==> juniper <==
==> flow/design.v <==
module divider (
    input div_clk, reset,
    input div,
    input div_signed,
    input [31:0] x, y,
    input use_mod,
    output [31:0] div_result,
    output div_ok
);
    wire [31:0] s;
    wire [31:0] r;
    wire complete;
    wire div0_err;
    assign div_result = use_mod ? r : s;
    assign div_ok = complete || !div;
    srt_divider my_srt(
        .srt_clk(div_clk),
        .reset(reset),
        .div(div),
        .div_signed(div_signed),
        .dividend(x), .divisor(y), .Q(s), .rem(r),
        .complete(complete),
        .div_zero_err(div0_err)
    );
endmodule
module srt_divider (
    input srt_clk,
    input div,
    input reset,
    input div_signed,
    input [31:0] dividend,
    input [31:0] divisor,
    output reg complete,
    output reg div_zero_err,
    output reg [31:0] Q,
    output reg [31:0] rem
);
    reg [1:0] status;
    localparam WAITING   = 2'b00;
    localparam NORMALIZE = 2'b01;
    localparam DIVIDING  = 2'b10;
    localparam FINISHED  = 2'b11;
    reg [32:0] S; 
    reg [32:0] D, mD;
    wire [32:0] SpD  = S + D;
    wire [32:0] SpmD = S + mD;
    reg [5:0] counter, rounds, shifter;
    wire Q_is_neg, S_is_neg, D_is_neg, R_is_neg;
    assign Q_is_neg = div_signed & (dividend[31] ^ divisor[31]);
    assign S_is_neg = div_signed & dividend[31];
    assign D_is_neg = div_signed & divisor[31];
    assign R_is_neg = S_is_neg;
    reg q_sign, rem_sign;
    wire [5:0] s_zero, s_one, d_zero;
    wire [5:0] delta_zero = d_zero - s_zero;
    leading0_detector div_s0(
        .data(S[31:0]),
        .zero_count(s_zero)
    );
    leading0_detector norm_d(
        .data({D[31] | D[32], D[30:0]}),
        .zero_count(d_zero)
    );
    wire [31:0] ulp = {31'd0, S[32]};
    reg [31:0] posQ, negQ;  
    always @(posedge srt_clk) begin
        if(reset | complete) begin
            complete <= 1'b0;
            status <= WAITING;
            S  <= 33'd0;
            D  <= 33'd0;
            mD <= 33'd0;
            q_sign  <= 1'b0;
            rem_sign<= 1'b0;
            counter <= 6'd0;
            rounds  <= 6'd0;
            div_zero_err <= 1'b0;
            posQ <= 32'd0;
            negQ <= 32'd0;
        end else if(div) begin
            case(status)
                WAITING: begin 
                    status <= NORMALIZE;
                    S <= S_is_neg ? {1'b0, -dividend} : {1'b0, dividend};
                    D <= D_is_neg ? {1'b0, -divisor } : {1'b0,  divisor};
                    q_sign   <= Q_is_neg;
                    rem_sign <= R_is_neg;
                    complete <= 1'b0;
                    posQ <= 32'd0;
                    negQ <= 32'd0;
                    counter <= 6'd0;
                    rounds  <= 6'd0;
                    div_zero_err <= 1'b0;
                end
                NORMALIZE: begin
                    if(d_zero == 6'd32) begin: divide_zero_error
                        div_zero_err <= 1'b1;
                        complete <= 1'b1;
                        status <= WAITING;
                    end else if (delta_zero[5]) begin
                        complete <= 1'b1;
                        status <= WAITING;
                        rem <= dividend;
                        Q <= 32'd0;
                    end begin
                        S  <=  S   << s_zero;
                        D  <=  D   << d_zero;
                        mD <= (-D) << d_zero;
                        posQ    <= 32'd0;
                        negQ    <= 32'd0;
                        shifter <= s_zero;
                        counter <= 6'd0;
                        rounds  <= delta_zero;
                        status  <= DIVIDING;
                    end
                end
                DIVIDING: begin
                    if(counter == rounds) begin
                        case(S[32:31])
                            2'b11: begin
                                posQ <= {posQ[30:0], 1'b0};
                                negQ <= {negQ[30:0], 1'b0};
                            end
                            2'b00: begin
                                posQ <= {posQ[30:0], 1'b0};
                                negQ <= {negQ[30:0], 1'b0};
                            end
                            2'b01: begin: q_1_last
                                S    <= SpmD;
                                posQ <= {posQ[30:0], 1'b1};
                                negQ <= {negQ[30:0], 1'b0};
                            end
                            2'b10: begin: q_m1_last
                                S    <= SpD;
                                posQ <= {posQ[30:0], 1'b0};
                                negQ <= {negQ[30:0], 1'b1};
                            end
                        endcase
                        status <= FINISHED;
                    end else begin
                        counter <= counter + 6'd1;
                        case(S[32:31])
                            2'b11: begin
                                S    <= {S[31:0],    1'b0};
                                posQ <= {posQ[30:0], 1'b0};
                                negQ <= {negQ[30:0], 1'b0};
                            end
                            2'b00: begin
                                S    <= {S[31:0],    1'b0};
                                posQ <= {posQ[30:0], 1'b0};
                                negQ <= {negQ[30:0], 1'b0};
                            end
                            2'b01: begin: q_1
                                S    <= {SpmD[31:0], 1'b0};
                                posQ <= {posQ[30:0], 1'b1};
                                negQ <= {negQ[30:0], 1'b0};
                            end
                            2'b10: begin: q_m1
                                S    <= {SpD[31:0] , 1'b0};
                                posQ <= {posQ[30:0], 1'b0};
                                negQ <= {negQ[30
                                :0], 1'b1};
                            end
                        endcase
                    end
                end
                FINISHED: begin
                    complete <= 1'b1;
                    rem <= rem_sign ? -((S[32] ? (S+D) : S) >> (rounds + shifter)) : ((S[32] ? (S+D) : S) >> (rounds + shifter));
                    Q <= q_sign ? (negQ - posQ + ulp) : (posQ - negQ - ulp);
                    S <= {1'b0, dividend};
                    D <= {1'b0, divisor };
                    mD <= 33'd0;
                    status <= WAITING;
                end
            endcase
        end
    end
endmodule
module leading0_detector(
    input [31:0] data,
    output reg [5:0] zero_count
);
    wire [31:0] x;
    assign x = data;
    always @* begin
    case(x[31:16])
        16'd0: begin  
            case(x[15:8]) 
                8'd0: begin  
                    case(x[7:4])
                        4'd0: begin  
                            case(x[3:2])
                            2'b00: begin  
                                if(x[1] == 1'b1) zero_count = 6'd30;
                                else if(x[0] == 1'b1) zero_count = 6'd31;
                                else zero_count = 6'd32;
                            end
                            default: begin  
                                if(x[3] == 1'b1) zero_count = 6'd28;
                                else zero_count = 6'd29;
                            end
                            endcase
                        end
                        default: begin  
                            case(x[7:6])
                            2'b00: begin  
                                if(x[5] == 1'b1) zero_count = 6'd26;
                                else zero_count = 6'd27;
                            end
                            default:begin  
                                if(x[7] == 1'b1) zero_count = 6'd24;
                                else zero_count = 6'd25;
                            end
                            endcase
                        end
                    endcase
                end
                default: begin  
                    case(x[15:12])
                        4'd0: begin  
                            case(x[11:10])
                            2'b00: begin  
                                if(x[9] == 1'b1) zero_count = 6'd22;
                                else zero_count = 6'd23;
                            end
                            default:begin  
                                if(x[11] == 1'b1) zero_count = 6'd20;
                                else zero_count = 6'd21;
                            end
                            endcase
                        end
                        default: begin 
                            case(x[15:14])
                            2'b00: begin  
                                if(x[13] == 1'b1) zero_count = 6'd18;
                                else zero_count = 6'd19;
                            end
                            default:begin  
                                if(x[15] == 1'b1) zero_count = 6'd16;
                                else zero_count = 6'd17;
                            end
                            endcase
                        end
                    endcase
                end
            endcase
        end
        default: begin  
            case(x[31:24])
                8'd0: begin  
                    case(x[23:20])
                        4'd0: begin  
                            case(x[19:18])
                            2'b00: begin  
                                if(x[17] == 1'b1) zero_count = 6'd14;
                                else zero_count = 6'd15;
                            end
                            default: begin  
                                if(x[19] == 1'b1) zero_count = 6'd12;
                                else zero_count = 6'd13;
                            end
                            endcase
                        end
                        default: begin 
                            case(x[23:22])
                            2'b00: begin  
                                if(x[21] == 1'b1) zero_count = 6'd10;
                                else zero_count = 6'd11;
                            end
                            default:begin  
                                if(x[23] == 1'b1) zero_count = 6'd8;
                                else zero_count = 6'd9;
                            end
                            endcase
                        end
                    endcase
                end
                default: begin  
                    case(x[31:28])
                        4'd0: begin 
                            case(x[27:26])
                            2'b00: begin  
                                if(x[25] == 1'b1) zero_count = 6'd6;
                                else zero_count = 6'd7;
                            end
                            default:begin  
                                if(x[27] == 1'b1) zero_count = 6'd4;
                                else zero_count = 6'd5;
                            end
                            endcase
                        end
                        default: begin 
                            case(x[31:30])
                            2'b00: begin  
                                if(x[29] == 1'b1) zero_count = 6'd2;
                                else zero_count = 6'd3;
                            end
                            default:begin  
                                if(x[31] == 1'b1) zero_count = 6'd0;
                                else zero_count = 6'd1;
                            end
                            endcase
                        end
                    endcase
                end
            endcase
        end
    endcase
    end
endmodule
==> flow/run.sh <==
#!/bin/bash
# the make line also repeats each setting of config.mk as NAME=value (left out here)
make -C /OpenROAD-flow-scripts/flow DESIGN_CONFIG=/design/flow/config.mk WORK_HOME=/design/flow/orfs CLKGATE_MAP_FILE= finish
==> flow/config.mk <==
export PLATFORM = sky130hd
export DESIGN_NAME = divider
export DESIGN_NICKNAME = divider
export VERILOG_FILES = /design/flow/design.v
export SDC_FILE = /design/flow/constraint.sdc
export NUM_CORES = 4
export LEC_CHECK = 0
export CAP_MARGIN = 20
export CELL_PAD_IN_SITES_DETAIL_PLACEMENT = 0
export CORE_MARGIN = 2
export CORE_UTILIZATION = 66
export CTS_CLUSTER_DIAMETER = 59
export GPL_ROUTABILITY_DRIVEN = 1
export GPL_TIMING_DRIVEN = 1
export HOLD_SLACK_MARGIN = 0.29
export SETUP_SLACK_MARGIN = -0.17
export SLEW_MARGIN = 20
export TNS_END_PERCENT = 5
==> flow/constraint.sdc <==
create_clock -name core_clock -period 2.88 [get_ports {div_clk}]
set_input_delay 0.5760 -clock core_clock [delete_from_list [all_inputs] [get_ports {div_clk}]]
set_output_delay 0.5760 -clock core_clock [all_outputs]
set_load 0.01 [all_outputs]
==> inputs of fjord, as changes to juniper <==
CELL_PAD_IN_SITES_DETAIL_PLACEMENT = default   (was 0)
CORE_UTILIZATION = 40   (was 66)
CTS_CLUSTER_DIAMETER = default   (was 59)
GPL_ROUTABILITY_DRIVEN = default   (was 1)
GPL_TIMING_DRIVEN = default   (was 1)
HOLD_SLACK_MARGIN = default   (was 0.29)
SETUP_SLACK_MARGIN = default   (was -0.17)
TNS_END_PERCENT = default   (was 5)
==> flow/constraint.sdc (replaced) <==
create_clock -name core_clock -period 6.73 [get_ports {div_clk}]
set_input_delay 1.3460 -clock core_clock [delete_from_list [all_inputs] [get_ports {div_clk}]]
set_output_delay 1.3460 -clock core_clock [all_outputs]
set_load 0.01 [all_outputs]
==> results.toml <==
# flow metrics
[floorplanning]
fp.coreArea_um2 = 45400
die_w_um = 218
initial_utilization_pct = 66.7
die-height_um = 218
rows = 78

[global_route]
groute.layer.met1.usage_pct = 88.3
gr-total-overflow = 2507
global_route.usage.total_pct = 96.0

[cts]
cts-buffers-inserted = 36
cts-resized-gates = 331

[placement]
dp.cells = 5729
dpl_worst_slack_ps = -2330
gp_congestion = 1.23
dp.final_hpwl_um = 117000

[status]
lastStage = "global routing (5_1_grt)"
outcome = "did not finish"
log_error = "[ERROR GRT-0116] Global routing finished with congestion. Check the congestion regions in the DRC Viewer."
(the above is from juniper)
==> results.toml <==
# generated from flow reports
[status]
outcome = "timing/DRC/antenna clean"

[cts]
cts-buffers-inserted = 37
clock_tree.htree_level_count = 2
worst_setup_hold_path_clk_slew_ps = 60

[routing]
drt_wl_total_um = 135000
dr.max_layer_used = "met5"

[power_and_ir_drop]
areal_power_density_over_the_cells_nw_per_um2 = 254

[floorplanning]
fp.coreArea_um2 = 74700
die-height_um = 279
rows = 100
initial_utilization_pct = 40.5

[placement]
dp.cells = 5008
gp_congestion = 1.03
dpl_worst_slack_ps = 860

[synth]
ys_seq_share_pct = 19.0

[global_route]
gr-total-overflow = 0
groute.layer.met1.usage_pct = 46.0

[sta]
timing.hold.ws_ps = 451

[finish]
fin_cells = 5078
(the above is from fjord)
